## run A
Design SOBEL, start of the top module:
module  SOBEL(clk,reset,busy,ready,iaddr,idata,cdata_rd,cdata_wr,caddr_rd,caddr_wr,cwr,crd,csel	);
Size: ~160 flip-flops, roughly 81 I/O pins, ~12000 um^2 of cells after synthesis.
clock: 13.4 ns
lec_check: 0
abc_area: 0
cap_margin: 0
cell_pad_in_sites_detail_placement: 1
cell_pad_in_sites_global_placement: 2
core_aspect_ratio: 0.68
core_margin: 6
core_utilization: 18
cts_cluster_diameter: 195
cts_cluster_size: 26
gpl_routability_driven: 1
max_routing_layer: met4
min_routing_layer: met2
place_density: 0.9
setup_slack_margin: 2.33
slew_margin: 20
run.sh (not shown) runs the stock make flow with config.mk's settings and CLKGATE_MAP_FILE=.
Input changes introduced in run B (baseline for comparison: run A):
==> flow/config.mk <==
export PLATFORM = sky130hd
export DESIGN_NAME = SOBEL
export DESIGN_NICKNAME = SOBEL
export VERILOG_FILES = /design/flow/design.v
export SDC_FILE = /design/flow/constraint.sdc
export NUM_CORES = 4
export LEC_CHECK = 0
export CAP_MARGIN = 20
export CORE_MARGIN = 2
export CORE_UTILIZATION = 59
export SLEW_MARGIN = 20
==> flow/constraint.sdc <==
create_clock -name core_clock -period 5.18 [get_ports {clk}]
set_input_delay 1.0360 -clock core_clock [delete_from_list [all_inputs] [get_ports {clk}]]
set_output_delay 1.0360 -clock core_clock [all_outputs]
set_load 0.01 [all_outputs]
Notes after the runs:
Ran to the end and failed final checks on negative setup slack: run B. Run B vs. run A: global routing usage on met2 rose 37 points, die size down 71%. In the final reports, the cell area of run B is larger than that of run A.
For run C, these inputs were changed with respect to run B:
diff --git a/flow/config.mk b/flow/config.mk
--- a/flow/config.mk
+++ b/flow/config.mk
@@ -10 +10 @@
-export CORE_UTILIZATION = 59
+export CORE_UTILIZATION = 40
==> flow/constraint.sdc <==
create_clock -name core_clock -period 9.3 [get_ports {clk}]
set_input_delay 1.8600 -clock core_clock [delete_from_list [all_inputs] [get_ports {clk}]]
set_output_delay 1.8600 -clock core_clock [all_outputs]
set_load 0.01 [all_outputs]
- No stage failed in run C, and the final checks on the layout all came back clean.
- Via count (higher): run B
- Per the comparison of run C with run B, basic-gate share of the synthesized area counting and, or, nand and nor cells comparable, synthesized area per cell comparable, synthesis-stage register bit count comparable.
- | signed area change from the synthesized netlist to the final layout | lower: run C |
Relative to run C, the following input files were edited for run D:
diff --git a/flow/config.mk b/flow/config.mk
--- a/flow/config.mk
+++ b/flow/config.mk
@@ -10 +10,2 @@
-export CORE_UTILIZATION = 40
+export CORE_UTILIZATION = 72
+export SETUP_SLACK_MARGIN = -0.56
==> flow/constraint.sdc <==
create_clock -name core_clock -period 8.39 [get_ports {clk}]
set_input_delay 1.6780 -clock core_clock [delete_from_list [all_inputs] [get_ports {clk}]]
set_output_delay 1.6780 -clock core_clock [all_outputs]
set_load 0.01 [all_outputs]
[summary]
Per the comparison of run D with run C, routed length on met2 now sits higher, count of non-filler cells in the finished layout now sits lower, depth of the most critical reg-to-reg path now sits lower, met1 demand-to-capacity share in global routing now sits higher.
In the tables for run D and run C, shortest period the worst path allows reads lower with run C.
For the via count, run D came in 28% higher than run C did.
Count of clock-buffer cells in the layout: run D and run C compared, lower one is run D
Run C: flow completed, timing, DRC and antenna clean
Status run D: flow complete, layout not clean - negative setup slack
Going from run C to run D, cell area moved up, headroom to the max-slew limit went down.
On area growth from synthesis to layout, the lower figure sits with run C, not run D.
What run E does differently from run D at the input level:
diff --git a/flow/config.mk b/flow/config.mk
--- a/flow/config.mk
+++ b/flow/config.mk
@@ -10,2 +10 @@
-export CORE_UTILIZATION = 72
-export SETUP_SLACK_MARGIN = -0.56
+export CORE_UTILIZATION = 40
==> flow/constraint.sdc <==
create_clock -name core_clock -period 9.6 [get_ports {clk}]
set_input_delay 1.9200 -clock core_clock [delete_from_list [all_inputs] [get_ports {clk}]]
set_output_delay 1.9200 -clock core_clock [all_outputs]
set_load 0.01 [all_outputs]
Findings:
- The final layout from run E, which completed every stage, passed the timing, design-rule and antenna checks at the end of the flow.
- In run E, setup slack after layout is higher than in run D.
- Measured against run E, the cell area of run D comes out at 1.07 times the reference value.
- Diff run D -> run E | floorplan-stage core utilization | decrease of 34 points
- Hold slack delta (run E − run D): unfavourable
- Run E vs run D — combinational gate area dropped by a few percent
- Max-slew headroom at the worst pin: run E > run D
- The worst setup path startpoint comes out count_iaddr[13]$_SDFFE_PP0P_ in one run and count_iaddr[10]$_SDFFE_PP0P_ in the other, namely in run E and run D respectively.
The inputs of run F differ from those of run E as listed below.
diff --git a/flow/config.mk b/flow/config.mk
--- a/flow/config.mk
+++ b/flow/config.mk
@@ -9,3 +9,5 @@
-export CORE_MARGIN = 2
-export CORE_UTILIZATION = 40
-export SLEW_MARGIN = 20
+export CORE_ASPECT_RATIO = 0.93
+export CORE_MARGIN = 9
+export CORE_UTILIZATION = 26
+export CTS_CLUSTER_DIAMETER = 203
+export SLEW_MARGIN = 25
Findings:
- Per the comparison of run F with run E, data arrival time of the worst path lost 0.04 ns; setup slack of the critical path after layout rose by 0.050 ns; tap cell count higher.
- Relative to run E, number of logic stages on the critical path including buffering has decreased by 2 in run F.
- In summary, run F completed successfully, with a layout that passed the timing, design-rule and antenna checks.
- Delta (run F minus run E): final cell count rose by 218; final clock period utilization by the worst path lost 0.52 points; core utilization fell 16 points; fmax rose by 0.60 MHz.

========
== JK ==
Starting RTL as in the previous note.
export LEC_CHECK = 0
export CAP_MARGIN = 20
export CELL_PAD_IN_SITES_DETAIL_PLACEMENT = 1
export CELL_PAD_IN_SITES_GLOBAL_PLACEMENT = 3
export CORE_MARGIN = 2
export CORE_UTILIZATION = 40
export CTS_CLUSTER_DIAMETER = 55
export SLEW_MARGIN = 20
create_clock -name core_clock -period 9.6 [get_ports {clk}]
diff inputs: JK => MS
- setting CORE_ASPECT_RATIO to 1.94 for the first time
- setting SETUP_SLACK_MARGIN to 1.18 for the first time
- removing CELL_PAD_IN_SITES_DETAIL_PLACEMENT (formerly 1)
- setting TNS_END_PERCENT to 40 for the first time
- setting CTS_CLUSTER_SIZE to 47 for the first time
- removing CELL_PAD_IN_SITES_GLOBAL_PLACEMENT (formerly 3)
- setting PLACE_DENSITY_LB_ADDON to 0.25 for the first time
- changing CORE_UTILIZATION from 40 to 63
- changing CTS_CLUSTER_DIAMETER from 55 to 290
Higher final critical path time including I/O delays and setup goes to JK over MS. Core util | MS vs JK | MS higher. JK and MS ended up with nearly the same total area of sequential cells. Post-synthesis cell area came out exactly the same in JK and MS.
diff inputs: MS => AL
- a deleted PLACE_DENSITY_LB_ADDON that had been 0.25
- a change of SETUP_SLACK_MARGIN from 1.18 to 2.82
- an added PLACE_DENSITY of 0.36
- a change of CORE_ASPECT_RATIO from 1.94 to 0.5
Notes after the runs:
The final layout net count number comes out lower for AL vs MS. Taking AL as 1.0, MS lands at 1.05 on critical path depth.
The following lists how TR was set up differently from AL:
- TNS_END_PERCENT now 90, was 40
- ABC_AREA now 1, previously not set
- CTS_CLUSTER_DIAMETER now 300, was 290
- PLACE_DENSITY no longer set, was 0.36
- PLACE_DENSITY_LB_ADDON now 0.28, previously not set
- CAP_MARGIN now 0, was 20
- SLEW_MARGIN now 35, was 20
- MIN_ROUTING_LAYER now met1, previously not set
- GPL_TIMING_DRIVEN now 1, previously not set
- CORE_UTILIZATION now 40, was 63
- MAX_ROUTING_LAYER now met4, previously not set
- CORE_ASPECT_RATIO no longer set, was 0.5
- CELL_PAD_IN_SITES_GLOBAL_PLACEMENT now 0, previously not set
- CELL_PAD_IN_SITES_DETAIL_PLACEMENT now 0, previously not set
- CTS_CLUSTER_SIZE no longer set, was 47
- CORE_MARGIN now 5, was 2
Notes after the runs:
TR: flow completed, timing, DRC and antenna clean. Taking AL as 1.0, TR lands at 1.2 on synthesized cell count. On TR: post-route met1 wirelength is about 20% higher than what AL gave. Looking only at number of cells on the worst hold path, and setting everything else aside, the lower value of TR and AL goes to TR. Comparing TR and AL, the lower clock-buffer cell count was measured on AL. Delta (TR minus AL): post-synthesis cell area up about 5%; core utilization down 25 points; final worst-path setup slack up 0.86 ns; overall routed net length up 5.5%; relative slew slack up 11 points. Adder-cell share of the synthesized area (higher): AL.

========
Starting RTL as in the previous note.
==> flow/config.mk <==
export PLATFORM = sky130hd
export DESIGN_NAME = SOBEL
export DESIGN_NICKNAME = SOBEL
export VERILOG_FILES = /design/flow/design.v
export SDC_FILE = /design/flow/constraint.sdc
export NUM_CORES = 4
export LEC_CHECK = 0
export ABC_AREA = 1
export CAP_MARGIN = 0
export CORE_ASPECT_RATIO = 1.02
export CORE_MARGIN = 2
export CORE_UTILIZATION = 72
export CTS_CLUSTER_DIAMETER = 222
export CTS_CLUSTER_SIZE = 46
export GPL_ROUTABILITY_DRIVEN = 1
export PLACE_DENSITY = 0.65
export SETUP_SLACK_MARGIN = -0.05
export SLEW_MARGIN = 20
==> flow/constraint.sdc <==
create_clock -name core_clock -period 8.58 [get_ports {clk}]
set_input_delay 1.7160 -clock core_clock [delete_from_list [all_inputs] [get_ports {clk}]]
set_output_delay 1.7160 -clock core_clock [all_outputs]
set_load 0.01 [all_outputs]
The baseline ran to the end with violations: negative setup slack.
==> next run, changes <==
- ABC_AREA: 1 -> 0
- CORE_ASPECT_RATIO: 1.02 -> 0.68
- CORE_UTILIZATION: 72 -> 47
- CTS_CLUSTER_DIAMETER: 222 -> unset
- PLACE_DENSITY: 0.65 -> unset
- SETUP_SLACK_MARGIN: -0.05 -> 0.47
- clock period: 8.58 -> 11.1 ns (I/O delays scaled with it)
This time the run completed with no timing, DRC or antenna violations.
Clock skew grows by 0.0075 ns.
Via count shrinks by about 22%.
First-iteration DRC count shrinks by about 20%.
Core utilization shrinks by 36 points.
Wire length shrinks by about 17%.
Final area shrinks by about 12%.
Flip-flop count stays the same.
Hold slack gets worse by 0.032 ns.
==> next run, changes <==
- ABC_AREA: 0 -> unset
- CAP_MARGIN: 0 -> 20
- CORE_ASPECT_RATIO: 0.68 -> unset
- CORE_UTILIZATION: 47 -> 72
- CTS_CLUSTER_SIZE: 46 -> unset
- GPL_ROUTABILITY_DRIVEN: 1 -> unset
- PLACE_DENSITY: unset -> 0.81
- SETUP_SLACK_MARGIN: 0.47 -> unset
- clock period: 11.1 -> 8.66 ns (I/O delays scaled with it)
- The changed run ran to the end with violations: negative setup slack
- via count goes up by 25%
- setup slack got worse by 1.7 ns
- wire length goes up by 35%
- final area goes up by 10%
- die size goes down by 34%
- clock skew stays flat
- critical path depth goes up by 3
- sequential cell count does not change
- core utilization goes up by 38 points
==> next run, changes <==
- PLACE_DENSITY: 0.81 -> 0.95
- TNS_END_PERCENT: unset -> 5
- clock period: 8.66 -> 7.95 ns (I/O delays scaled with it)
After rerunning:
- The new run never finished: it broke off in global routing
- synthesized cell count is unchanged
- die area is unchanged
- synthesized area does not change
==> next run, changes <==
- ABC_AREA: unset -> 1
- CORE_UTILIZATION: 72 -> 60
- PLACE_DENSITY: 0.95 -> unset
- TNS_END_PERCENT: 5 -> unset
- clock period: 7.95 -> 8.57 ns (I/O delays scaled with it)
The changed run completed without violations; synthesized area rises by 4.9%; die area is higher by 25%; synthesized cell count rises by 24%.
==> next run, changes <==
- CORE_UTILIZATION: 60 -> 68
- clock period: 8.57 -> 7.38 ns (I/O delays scaled with it)
What happened: The changed run finished but failed the layout checks on negative setup slack. Utilization grows by 13 points. Final area grows by a few percent.

========
The RTL this note starts from:
==> flow/design.v <==
`timescale 1ns/10ps
module  SOBEL(clk,reset,busy,ready,iaddr,idata,cdata_rd,cdata_wr,caddr_rd,caddr_wr,cwr,crd,csel	);
	input clk,reset;
	input ready;
	input [7:0] idata;
	input [7:0] cdata_rd;
	output reg busy;
	output reg [16:0] iaddr;
	output reg [7:0] cdata_wr;
	output [15:0] caddr_rd;
	output reg [15:0] caddr_wr;
	output reg cwr;
	output crd;
	output reg [1:0] csel;
	assign caddr_rd = 16'd0;
	assign crd = 1'b0;
	localparam IDLE = 2'd0, READ = 2'd1, WRITE = 2'd2, DONE = 2'd3;
	reg [1:0] state;
	reg [3:0] count;
	reg [16:0] count_iaddr;    
	reg [16:0] w_count;        
	reg [71:0] pixel_value;    
	reg [7:0] sobel_x;
	wire [71:0] win = {idata, pixel_value[63:0]};
	wire [7:0] p0 = win[7:0],   p1 = win[15:8],  p2 = win[23:16];
	wire [7:0] p3 = win[31:24], p5 = win[47:40];
	wire [7:0] p6 = win[55:48], p7 = win[63:56], p8 = win[71:64];
	wire signed [11:0] gx = $signed({4'b0, p0}) + $signed({3'b0, p3, 1'b0}) + $signed({4'b0, p6})
	                      - $signed({3'b0, p5, 1'b0}) - $signed({4'b0, p2}) - $signed({4'b0, p8});
	wire signed [11:0] gy_r = $signed({4'b0, pixel_value[7:0]}) + $signed({3'b0, pixel_value[15:8], 1'b0}) + $signed({4'b0, pixel_value[23:16]})
	                        - $signed({3'b0, pixel_value[63:56], 1'b0}) - $signed({4'b0, pixel_value[55:48]}) - $signed({4'b0, pixel_value[71:64]});
	function [7:0] clamp(input signed [11:0] v);
		if (v > 255) clamp = 8'd255;
		else if (v < 0) clamp = 8'd0;
		else clamp = v[7:0];
	endfunction
	wire [8:0] temp_combine = sobel_x + cdata_wr + 9'd1;
	always @(posedge clk)
	begin
		if (reset) begin
			state <= IDLE;
			busy <= 1'b0;
			cwr <= 1'b0;
			csel <= 2'b00;
			count <= 4'd0;
			iaddr <= 17'd0;
			count_iaddr <= 17'd0;
			w_count <= 17'd0;
			caddr_wr <= 16'd0;
			cdata_wr <= 8'd0;
		end
		else begin
			case (state)
			IDLE: begin
				if (ready) begin
					busy <= 1'b1;
					state <= READ;
					count <= 4'd0;
					count_iaddr <= 17'd0;
					iaddr <= 17'd0;
					w_count <= 17'd0;
				end
			end
			READ: begin
				pixel_value[count*8 +: 8] <= idata;
				if (count == 4'd8) begin
					cwr <= 1'b1;
					csel <= 2'b01;
					cdata_wr <= clamp(gx);
					sobel_x <= clamp(gx);
					caddr_wr <= w_count[15:0];
					state <= WRITE;
				end
				else begin
					if (count == 4'd2 || count == 4'd5)
						iaddr <= iaddr + 17'd256;
					else
						iaddr <= iaddr + 17'd1;
					count <= count + 4'd1;
				end
			end
			WRITE: begin
				if (csel == 2'b01) begin
					csel <= 2'b10;
					cdata_wr <= clamp(gy_r);
				end
				else if (csel == 2'b10) begin
					csel <= 2'b11;
					cdata_wr <= temp_combine[8:1];
				end
				else begin
					cwr <= 1'b0;
					csel <= 2'b00;
					count <= 4'd0;
					w_count <= w_count + 17'd1;
					if (w_count == 17'd65535) begin
						busy <= 1'b0;
						state <= DONE;
					end
					else begin
						state <= READ;
						if (count_iaddr % 258 == 255) begin
							count_iaddr <= count_iaddr + 17'd3;
							iaddr <= count_iaddr + 17'd3;
						end
						else begin
							count_iaddr <= count_iaddr + 17'd1;
							iaddr <= count_iaddr + 17'd1;
						end
					end
				end
			end
			default: ;
			endcase
		end
	end
endmodule
Settings: LEC_CHECK=0, CAP_MARGIN=20, CORE_MARGIN=2, CORE_UTILIZATION=61, SETUP_SLACK_MARGIN=1.89, SLEW_MARGIN=20; clock period 6.92 ns.
The starting point completed and failed the layout checks on negative setup slack.
Rerun with:
CORE_UTILIZATION = 56   (was 61)
SETUP_SLACK_MARGIN = 1.51   (was 1.89)
clock period = 5.18 ns   (was 6.92 ns; I/O delays follow)
=>
- The changed run finished but fails on negative setup slack
- maximum frequency barely changes
- via count falls by a few percent
- synthesized area stays the same
- cell area climbs slightly
- critical path depth went up by 6
- wire length decreases by a few percent
- die size is higher by a little under a tenth
- worst hold slack stays flat
- global-route usage falls by 3.5 points
- sequential share of layout area fell by 0.38 points
Rerun with:
CORE_UTILIZATION = 61   (was 56)
SETUP_SLACK_MARGIN = 1.79   (was 1.51)
clock period = 6.92 ns   (was 5.18 ns; I/O delays follow)
=>
- The new run finished with negative setup slack left
- die area falls by a little under a tenth
- via count rises by a few percent
- cell area falls slightly
- core utilization rises by 6.5 points
- hold slack is about the same
- non-clock buffer count falls by 32
- setup slack improves by 1.7 ns
- area after synthesis does not change
- clock skew falls by 0.0031 ns
- first-iteration DRC count rises by a quarter to a third
